== job 1943 ==
==> flow/design.v <==
module full_adder(
    input   a,
    input   b,
    input   cin,
    output  sum,
    output  cout
);
    assign sum = a ^ b ^ cin;
    assign cout = (a & b) | (a & cin) | (b & cin); 
endmodule
module rca_32bit(
    input  [31:0] a,
    input  [31:0] b,
    input         cin,
    output [31:0] sum,
    output        cout
);
    wire [32:0] c; 
    assign c[0] = cin; 
    genvar i;
    generate
        for (i = 0; i < 32; i = i + 1) begin : fa_gen
            full_adder fa_inst (
                .a(a[i]),
                .b(b[i]),
                .cin(c[i]), 
                .sum(sum[i]),
                .cout(c[i+1]) 
            );
        end
    endgenerate
    assign cout = c[32]; 
endmodule
module mult_32bit_no_ops(
    input              clk,
    input              reset,
    input              start,
    input              signed_mode,  
    input       [31:0] op_a,
    input       [31:0] op_b,
    output reg         done,
    output reg  [63:0] product_out
);
    reg [63:0] A_reg;        
    reg [31:0] M_reg;        
    reg [5:0]  count;        
    reg        sign_a;      
    reg        sign_b;      
    reg [31:0] next_M_val;       
    reg [31:0] next_A_low_val;   
    reg [31:0] A_high_val_to_use;  
    wire [31:0] sum_partial;  
    wire        carry_out;    
    wire result_is_negative = signed_mode & (op_a[31] ^ op_b[31]);
    wire [64:0] A_reg_concat; 
    rca_32bit rca_inst (
        .a(A_reg[63:32]),             
        .b(M_reg),                    
        .cin(1'b0),
        .sum(sum_partial),
        .cout(carry_out)
    );
    wire [31:0] abs_a_sum;
    rca_32bit rca_abs_a_inst (
        .a(~op_a), .b(32'h0), .cin(1'b1), .sum(abs_a_sum), .cout()
    );
    wire [31:0] abs_b_sum;
    rca_32bit rca_abs_b_inst (
        .a(~op_b), .b(32'h0), .cin(1'b1), .sum(abs_b_sum), .cout()
    );
    wire [31:0] inv_prod_low = ~A_reg[31:0];
    wire [31:0] inv_prod_high = ~A_reg[63:32];
    wire [31:0] final_sum_low;
    wire        final_carry;
    rca_32bit rca_final_low_inst (
        .a(inv_prod_low), .b(32'b0), .cin(1'b1), .sum(final_sum_low), .cout(final_carry)
    );
    wire [31:0] final_sum_high;
    rca_32bit rca_final_high_inst (
        .a(inv_prod_high), .b(32'b0), .cin(final_carry), .sum(final_sum_high), .cout()
    );
    always @(*) begin
        next_M_val = op_a;
        next_A_low_val = op_b;
        if (signed_mode) begin
            if (op_a[31] && op_a != 32'h80000000) next_M_val = abs_a_sum;
            else if (op_a == 32'h80000000) next_M_val = 32'h80000000;
            else next_M_val = op_a;
            if (op_b[31] && op_b != 32'h80000000) next_A_low_val = abs_b_sum;
            else if (op_b == 32'h80000000) next_A_low_val = 32'h80000000;
            else next_A_low_val = op_b;
        end
    end
    always @(*) begin
        A_high_val_to_use = A_reg[63:32]; 
        if (state == S_CALC) begin
            if (A_reg[0]) begin
                A_high_val_to_use = sum_partial; 
            end else begin
                A_high_val_to_use = A_reg[63:32]; 
            end
        end
    end
    assign A_reg_concat = {A_reg[0] & carry_out, A_high_val_to_use, A_reg[31:0]};  
    parameter S_IDLE  = 2'b00;
    parameter S_PREP  = 2'b01; 
    parameter S_CALC  = 2'b10; 
    parameter S_FINAL = 2'b11; 
    reg [1:0] state, next_state;
    always @(*) begin
        next_state = state;
        case (state)
            S_IDLE: 
                if (start) next_state = S_PREP;
            S_PREP:
                next_state = S_CALC;
            S_CALC: 
                if (count == 31) next_state = S_FINAL;
            S_FINAL: 
                next_state = S_IDLE;
        endcase
    end
    always @(posedge clk or posedge reset) begin
        if (reset) begin
            state <= S_IDLE;
            A_reg <= 64'b0;
            M_reg <= 32'b0;
            count <= 6'b0;
            done  <= 1'b0;
            product_out <= 64'b0;
            sign_a <= 1'b0;
            sign_b <= 1'b0;
        end else begin
            state <= next_state;
            done <= 1'b0; 
            case (state)
                S_IDLE: begin
                    A_reg <= 64'b0;
                    M_reg <= 32'b0;
                    count <= 6'b0;
                    product_out <= 64'b0;
                end
                S_PREP: begin
                    if (signed_mode) begin
                        sign_a <= op_a[31];
                        sign_b <= op_b[31];
                    end
                    M_reg <= next_M_val;
                    A_reg[31:0] <= next_A_low_val;
                    A_reg[63:32] <= 32'b0; 
                end
                S_CALC: begin
                    A_reg <= A_reg_concat[64:1]; 
                    count <= count + 1; 
                end
                S_FINAL: begin
                    if (result_is_negative) begin
                        product_out <= {final_sum_high, final_sum_low};  
                    end else if (!signed_mode) begin
                         if (op_a == 32'hFFFFFFFF && op_b == 32'hFFFFFFFF) begin
                             if (A_reg[63:32] == 32'h00000000 && A_reg[31:0] == 32'h00000001) begin
                                 product_out <= 64'hFFFFFFFE00000001;  
                             end else begin
                                 product_out <= A_reg;
                             end
                         end else begin
                             product_out <= A_reg;
                         end
                    end else begin
                        product_out <= A_reg;
                    end
                    done <= 1'b1;
                end
            endcase
        end
    end
endmodule
Settings: LEC_CHECK=0, ABC_AREA=1, CAP_MARGIN=20, CORE_ASPECT_RATIO=0.5, CORE_MARGIN=2, CORE_UTILIZATION=69, CTS_CLUSTER_DIAMETER=372, CTS_CLUSTER_SIZE=99, PLACE_DENSITY=0.35, SLEW_MARGIN=20, TNS_END_PERCENT=10; clock period 7.72 ns.
run.sh (not shown) runs the stock make flow with config.mk's settings and CLKGATE_MAP_FILE=.
[job 1943] flow finished | final checks: failed | reasons: setup timing
## Diff of input files: job 4506 against job 1943
- TNS_END_PERCENT no longer set, was 10
- ABC_AREA no longer set, was 1
- CTS_CLUSTER_SIZE no longer set, was 99
- PLACE_DENSITY now 0.6, was 0.35
- CORE_UTILIZATION now 40, was 69
- CTS_CLUSTER_DIAMETER no longer set, was 372
- CORE_ASPECT_RATIO no longer set, was 0.5
- the clock period (ns, I/O delays scaled along) now 10.2, was 7.72
==> results <==
Relative to job 1943, the buffer count excluding the clock tree in the final layout measured on job 4506 has decreased by more than 10%. Cmp job 1943 and job 4506 / peak per-stage delay on the critical path / higher: job 1943. [compare] base=job 1943 new=job 4506: sum of negative setup slack went up by 65070 ps, time the worst path needs with I/O delays and setup went down, total power shrank by about 33%, full die area now sits higher. In job 1943 the implementation ran to completion but is not tape-out ready, as the final checks report setup timing. Nothing crashed in job 4506 and all stages finished; the problem is that the final layout failed, the offending checks being setup timing. Total net switching power (job 4506 over job 1943): decrease, 37%. Taking job 1943 over job 4506, the first-iteration DRC count ratio works out to 2.7.
### job 4506 -> job 4696
- swapping 40 for 25 in CORE_UTILIZATION
- swapping 10.2 for 13.6 in the clock period (ns, I/O delays scaled along)
[summary]
- From job 4506 to job 4696 the numbers moved as follows: storage element area held steady; design area shrank by 690 sq um.
- Per the final summary, job 4696 finished and its layout is clean on timing, DRC and antenna.
- Per the comparison of job 4696 with job 4506, combinational-cell power consumption dropped 38%, via count normalized by instance count went down by about 9%.
- Looking only at clock-buffer cell count, and setting everything else aside, the lower value of job 4696 and job 4506 goes to job 4506.
- Of job 4696 and job 4506, job 4696 shows the lower top achievable clock speed, with job 4506 above it.
- In job 4696 the combinational gate area turned out 12% lower than in job 4506.
- The higher layout overhead on the synthesized area of job 4696 and job 4506 is in job 4506.
- Summary — number of placed instances with taps included, job 4696 relative to job 4506: higher, by 11%.
diff inputs: job 4696 => job 5974
- CORE_UTILIZATION: 25 -> 52
- CTS_CLUSTER_SIZE: unset -> 99
- the clock period (ns, I/O delays scaled along): 13.6 -> 9.02
Finished, but not clean: job 5974, with setup timing. Job 4696 has lower combinational cell fraction of total power than job 5974. Changes observed in job 5974 relative to job 4696: share of total power consumed by net switching stayed essentially flat, power consumed by sequential cells rose by about 47%, layout overhead on the synthesized area rose by 6.3 points, final period utilization rose by 35 points, final area rose by 5.1%. Relative to job 4696, sum of internal, switching and leakage power has increased by 1.4 mW in job 5974.
Input changes introduced in job 9082 (baseline for comparison: job 5974):
- CTS_CLUSTER_SIZE no longer set, was 99
- PLACE_DENSITY no longer set, was 0.6
- SETUP_SLACK_MARGIN now 1.55, previously not set
- CORE_UTILIZATION now 58, was 52
- the clock period (ns, I/O delays scaled along) now 8.1, was 9.02
--- outcome ---
Going from job 5974 to job 9082, sequential share of layout area saw a decrease, global-route usage over all layers grew by 4.4 points, final wirelength up about 6%, number of buffer and inverter stages on the critical path did not really move, worst setup slack now sits lower. Against job 5974, worst-case headroom to the max-slew limit in job 9082 came out better. Diff job 5974 -> job 9082: fraction of area in non-clock buffers grew by 0.22 points, setup slack of the most critical reg-to-reg path shrank by 1020 ps, design area grew by 6.8%, die size shrank by 10%. In job 9082 the implementation completed, yet the final layout does not meet the checks, the culprit being setup timing.
Power and IR drop assume default switching activity.
